==> flow/design.v (excerpt) <==
module arkanoid_audio
(
	input                clk_48m,
	input                reset,       
	input          [9:0] sound_raw,   
	input                pause,
	input                vol_boost,
	output signed [15:0] sound
);
clock: 20.0 ns
lec_check: 0
abc_area: 1
cap_margin: 20
core_margin: 2
core_utilization: 67
cts_cluster_diameter: 146
cts_cluster_size: 99
setup_slack_margin: 3.85
slew_margin: 20
run.sh (not shown) runs the stock make flow with config.mk's settings and CLKGATE_MAP_FILE=.
Next try:
- ABC_AREA: 1 -> not set
- CELL_PAD_IN_SITES_DETAIL_PLACEMENT: not set -> 1
- CORE_UTILIZATION: 67 -> 54
- CTS_CLUSTER_DIAMETER: 146 -> not set
- CTS_CLUSTER_SIZE: 99 -> 90
- PLACE_DENSITY_LB_ADDON: not set -> 0.16
- SETUP_SLACK_MARGIN: 3.85 -> -1.72
- SLEW_MARGIN: 20 -> 10
- TNS_END_PERCENT: not set -> 5
Outcome: The new run produced a clean layout. First-iteration DRC count is lower by well over a third. Cell count shrinks by roughly a tenth. Power decreases by about a fifth. Clock skew climbs by 0.0066 ns. Wire length fell by a few percent. Die size grows by about a fifth.
Next try:
- CELL_PAD_IN_SITES_DETAIL_PLACEMENT: 1 -> not set
- CORE_UTILIZATION: 54 -> 40
- CTS_CLUSTER_SIZE: 90 -> not set
- PLACE_DENSITY_LB_ADDON: 0.16 -> not set
- SETUP_SLACK_MARGIN: -1.72 -> not set
- SLEW_MARGIN: 10 -> 20
- TNS_END_PERCENT: 5 -> not set
- clock period: 20.0 -> 10.3 ns (I/O delays scaled with it)
What happened: The changed run completed with no timing, DRC or antenna violations. Clock-buffer cell count is unchanged. Worst setup slack is worse by 8.9 ns. Clock power rises by well over a third. Wire length shrinks by roughly a tenth. Total power rose by well over a third. Sequential share of layout area went down by 0.14 points.
Next try:
- ABC_AREA: not set -> 1
- CORE_UTILIZATION: 40 -> 71
- CTS_CLUSTER_SIZE: not set -> 72
- SETUP_SLACK_MARGIN: not set -> 0.77
- clock period: 10.3 -> 8.26 ns (I/O delays scaled with it)
What happened: This time the run did not get past global routing (GRT-0116); area after synthesis went up by 3.9%; synthesized cell count went up by 15%; die area went down by 41%.
Next try:
- ABC_AREA: 1 -> not set
- CTS_CLUSTER_DIAMETER: not set -> 28
- CTS_CLUSTER_SIZE: 72 -> 39
- MAX_ROUTING_LAYER: not set -> met4
- SETUP_SLACK_MARGIN: 0.77 -> 2.8
- clock period: 8.26 -> 9.35 ns (I/O delays scaled with it)
Outcome:
- With this change the flow reached the layout checks and failed them: negative setup slack
- area after synthesis drops by 3.7%
- die area drops by about 3.6%
- synthesized cell count drops by 13%

========
arkanoid_audio again, from the RTL that the note above started with.
clock: 17.0 ns
lec_check: 0
abc_area: 0
cap_margin: 20
cell_pad_in_sites_detail_placement: 2
core_aspect_ratio: 1.11
core_margin: 3
core_utilization: 58
cts_cluster_diameter: 240
cts_cluster_size: 45
hold_slack_margin: 0.19
slew_margin: 5
tns_end_percent: 40
The baseline failed in detailed placement (3_5_place_dp).
Change:
CELL_PAD_IN_SITES_GLOBAL_PLACEMENT = 2   (was default)
CORE_MARGIN = 10   (was 3)
CORE_UTILIZATION = 16   (was 58)
CTS_CLUSTER_DIAMETER = 343   (was 240)
PLACE_DENSITY_LB_ADDON = 0.04   (was default)
=>
- Now the flow completed without violations
- synthesized area is unchanged
- synthesized cell count is unchanged
- die size is higher to 3.8 times its value
Change:
ABC_AREA = default   (was 0)
CELL_PAD_IN_SITES_DETAIL_PLACEMENT = default   (was 2)
CELL_PAD_IN_SITES_GLOBAL_PLACEMENT = default   (was 2)
CORE_ASPECT_RATIO = default   (was 1.11)
CORE_MARGIN = 2   (was 10)
CORE_UTILIZATION = 71   (was 16)
CTS_CLUSTER_DIAMETER = default   (was 343)
CTS_CLUSTER_SIZE = default   (was 45)
HOLD_SLACK_MARGIN = default   (was 0.19)
PLACE_DENSITY_LB_ADDON = default   (was 0.04)
SLEW_MARGIN = 20   (was 5)
TNS_END_PERCENT = default   (was 40)
clock period = 8.19 ns   (was 17.0 ns; I/O delays follow)
Outcome: Now the flow finished but failed the layout checks on setup timing. Cell area is higher by a few percent. Power came out higher by well over a third. Clock power came out higher by well over a third. Wire length shrinks by about a fifth. Setup slack degrades by 7.7 ns. Area after synthesis is unchanged. Final cell count falls by a quarter to a third. Global-route usage rises by 28 points.
Change:
CORE_UTILIZATION = 40   (was 71)
clock period = 20.0 ns   (was 8.19 ns; I/O delays follow)
What happened: This time the run completed without violations; wire length drops by 19%; flip-flop count is unchanged; global-route usage drops by 20 points; count of clock-buffer cells in the layout stays the same; cell area drops by 11%; synthesized cell count stays the same; setup slack is better by 11 ns; core utilization drops by 43 points.
Change:
CORE_UTILIZATION = 69   (was 40)
clock period = 12.3 ns   (was 20.0 ns; I/O delays follow)
Result: Die size shrinks by about 40%. Cell area shrinks by 1.9%. Setup slack degrades by 7.7 ns. Power grows by about 60%. Utilization grows by 30 points. Critical path depth shrinks by 1. Synthesized area stays the same. First-iteration DRC count grows by 14%.
Change:
CORE_UTILIZATION = 67   (was 69)
CTS_CLUSTER_DIAMETER = 146   (was default)
CTS_CLUSTER_SIZE = 18   (was default)
SETUP_SLACK_MARGIN = -1.74   (was default)
clock period = 20.0 ns   (was 12.3 ns; I/O delays follow)
What happened: The new run produced a clean layout. Fmax shrinks by 0.81%. Core utilization shrinks by 1.9 points. Flip-flop count is unchanged. Non-clock buffer count grows by 3. Worst setup slack gets better by 7.6 ns. Routed wire length shrinks by about 1.7%. Power shrinks by 39%. Final cell count grows by about 1.5%. Clock skew grows by 0.0051 ns.
Power is estimated from default activity; no workload was simulated.
